## build 84
==> flow/design.v (excerpt) <==
module distortion_correction #(
    parameter DATA_WIDTH = 16,
    parameter H_RES = 1280,
    parameter V_RES = 720
)(
    input clk,
    input rst_n,
    input [15:0] fx, fy,       
    input [15:0] cx, cy,       
    input [15:0] k1, k2, k3,   
    input valid_params,
    input [DATA_WIDTH-1:0] vin_data,
    input vin_de, vin_vs, vin_hs,
    input [9:0] pixel_x, pixel_y,
    output reg [DATA_WIDTH-1:0] vout_data,
    output reg vout_de, vout_vs, vout_hs,
    input [15:0] ram_rd_data,
    output reg [19:0] ram_rd_addr,
    output reg ram_rd_en
);
Size in the first run: roughly 11000 cells after synthesis, about 310 flip-flops, about 210 I/O pins, roughly 100000 um2 of cells after synthesis.
export LEC_CHECK = 0
export CAP_MARGIN = 0
export CELL_PAD_IN_SITES_DETAIL_PLACEMENT = 0
export CORE_MARGIN = 2
export CORE_UTILIZATION = 65
export CTS_CLUSTER_DIAMETER = 80
export CTS_CLUSTER_SIZE = 56
export GPL_TIMING_DRIVEN = 1
export HOLD_SLACK_MARGIN = 0.11
export PLACE_DENSITY_LB_ADDON = 0.03
export SETUP_SLACK_MARGIN = 3.1
export SLEW_MARGIN = 20
export TNS_END_PERCENT = 10
create_clock -name core_clock -period 12.2 [get_ports {clk}]
run.sh (not shown) runs the stock make flow with config.mk's settings and CLKGATE_MAP_FILE=.
Layout checks on build 84: not met. Flow itself completed; violations: setup timing.
Setup changes, build 84 to build 68
Settings: changing CORE_UTILIZATION from 65 to 26; changing PLACE_DENSITY_LB_ADDON from 0.03 to 0.11; changing CELL_PAD_IN_SITES_DETAIL_PLACEMENT from 0 to 1; changing SETUP_SLACK_MARGIN from 3.1 to 5.0; changing GPL_TIMING_DRIVEN from 1 to 0; setting GPL_ROUTABILITY_DRIVEN to 0 for the first time; changing the clock period (ns, I/O delays scaled along) from 12.2 to 26.0.
Notes after the runs:
- Build 68 did not stop at any stage, and its layout met the timing, design-rule and antenna checks.
- Compared with build 84, in build 68 number of cells in the design after placement now larger; via count rose by 913; final core area utilization dropped 42 points.
- [compare] base=build 84 new=build 68: number of nets at the end of the flow went down about 0.33%, cell area went up 1200 um2, sequential share of layout area held.
- Relative to build 84, area growth from synthesis to layout increased by 1.2 points in build 68.
- Build 68 reports a higher critical path depth than build 84 does.
- Compared with build 84, build 68 shows a lower setup violation total in the final timing report.
Changes in build 27 relative to build 68:
Settings: CORE_UTILIZATION: 26 -> 72; GPL_ROUTABILITY_DRIVEN: 0 -> unset; SETUP_SLACK_MARGIN: 5.0 -> -0.6; CTS_CLUSTER_DIAMETER: 80 -> 28; GPL_TIMING_DRIVEN: 0 -> 1; CELL_PAD_IN_SITES_DETAIL_PLACEMENT: 1 -> 0; the clock period (ns, I/O delays scaled along): 26.0 -> 11.1.
Results
- Across both runs, share of the cycle needed by the critical path after routing was higher for build 27 than for build 68.
- Compared with build 68, in build 27 multi-input combinational cell count held steady; final worst slack has decreased; total number of tap cells shows a reduction of 3184; core utilization went up; register share of the cell area comparable.
- Compared with build 68, build 27 ends up with a larger final cell area.
- Relative to build 68, the wire length after detailed routing of build 27 is lower by 32%.
- Comparing build 68 and build 27, the one run not ending clean was build 27.
- Starting DRC count in detailed routing in build 27 vs build 68: up about 50%
### build 27 -> build 85
Settings: GPL_TIMING_DRIVEN no longer set, was 1; CAP_MARGIN now 15, was 0; CTS_CLUSTER_DIAMETER now 223, was 28; TNS_END_PERCENT no longer set, was 10; HOLD_SLACK_MARGIN no longer set, was 0.11; PLACE_DENSITY_LB_ADDON no longer set, was 0.11; SETUP_SLACK_MARGIN now 2.79, was -0.6; ABC_AREA now 1, previously not set; CTS_CLUSTER_SIZE no longer set, was 56; CELL_PAD_IN_SITES_DETAIL_PLACEMENT no longer set, was 0; the clock period (ns, I/O delays scaled along) now 10.5, was 11.1.
==> results <==
Between build 27 and build 85, depth of the critical timing path with buffers and inverters included decreased. Re simple-gate area share of the yosys netlist: build 27 and build 85 aren't equal, and the lower value belongs to build 27. Ran to the end and failed final checks on setup timing: build 27. STATUS run=build 85 STAGES=ALL_DONE FINAL_CHECKS=FAILED CAUSE=setup timing. Higher endpoint required time on the critical path was reported by build 27, not build 85. Setup slack ended up 1.47 ns higher on build 85 than on build 27.

distortion_correction again, from the RTL that the note above started with.
==> flow/design.v (excerpt) <==
module distortion_correction #(
    parameter DATA_WIDTH = 16,
    parameter H_RES = 1280,
    parameter V_RES = 720
)(
    input clk,
    input rst_n,
    input [15:0] fx, fy,       
    input [15:0] cx, cy,       
    input [15:0] k1, k2, k3,   
    input valid_params,
    input [DATA_WIDTH-1:0] vin_data,
    input vin_de, vin_vs, vin_hs,
    input [9:0] pixel_x, pixel_y,
    output reg [DATA_WIDTH-1:0] vout_data,
    output reg vout_de, vout_vs, vout_hs,
    input [15:0] ram_rd_data,
    output reg [19:0] ram_rd_addr,
    output reg ram_rd_en
);
    localparam IDLE = 2'b00;
    localparam CALC = 2'b01;
    localparam WAIT = 2'b10;
    localparam OUT  = 2'b11;
    reg [1:0] state, next_state;
    reg signed [15:0] x_norm, y_norm;       
    reg signed [31:0] x2, y2, r2;           
    reg signed [31:0] r4, r6;               
    reg signed [31:0] distortion_factor;    
    reg signed [15:0] x_distorted, y_distorted;   
    reg [9:0] corrected_x, corrected_y;     
    reg [9:0] px_d1, py_d1, px_d2, py_d2;
    reg de_d1, vs_d1, hs_d1;
    reg de_d2, vs_d2, hs_d2;
    reg de_d3, vs_d3, hs_d3;
    reg [2:0] calc_cnt;
    always @(posedge clk or negedge rst_n) begin
        if (!rst_n) begin
            state <= IDLE;
        end else begin
            state <= next_state;
        end
    end
  ...
clock: 9.56 ns
lec_check: 0
abc_area: 1
cap_margin: 0
cell_pad_in_sites_detail_placement: 0
core_margin: 2
core_utilization: 72
cts_cluster_diameter: 28
cts_cluster_size: 56
gpl_timing_driven: 1
hold_slack_margin: 0.11
place_density: 0.64
setup_slack_margin: 2.68
slew_margin: 20
tns_end_percent: 80
The baseline produced a layout that fails on setup timing.
Then changed:
==> flow/config.mk (replaced) <==
export PLATFORM = sky130hd
export DESIGN_NAME = distortion_correction
export DESIGN_NICKNAME = distortion_correction
export VERILOG_FILES = /design/flow/design.v
export SDC_FILE = /design/flow/constraint.sdc
export NUM_CORES = 4
export LEC_CHECK = 0
export ABC_AREA = 1
export CAP_MARGIN = 20
export CORE_MARGIN = 2
export CORE_UTILIZATION = 72
export HOLD_SLACK_MARGIN = -0.08
export SLEW_MARGIN = 20
==> flow/constraint.sdc (replaced) <==
create_clock -name core_clock -period 9.91 [get_ports {clk}]
set_input_delay 1.9820 -clock core_clock [delete_from_list [all_inputs] [get_ports {clk}]]
set_output_delay 1.9820 -clock core_clock [all_outputs]
set_load 0.01 [all_outputs]
What happened:
- The new run produced a layout that fails on setup timing
- worst hold slack stays flat
- utilization came out lower by 3.4 points
- routed wire length came out lower by a little under a tenth
- register-to-register slack improved by 370 ps
- die area is unchanged
- final cell count came out lower slightly
- clock-buffer cell count came out lower by 63
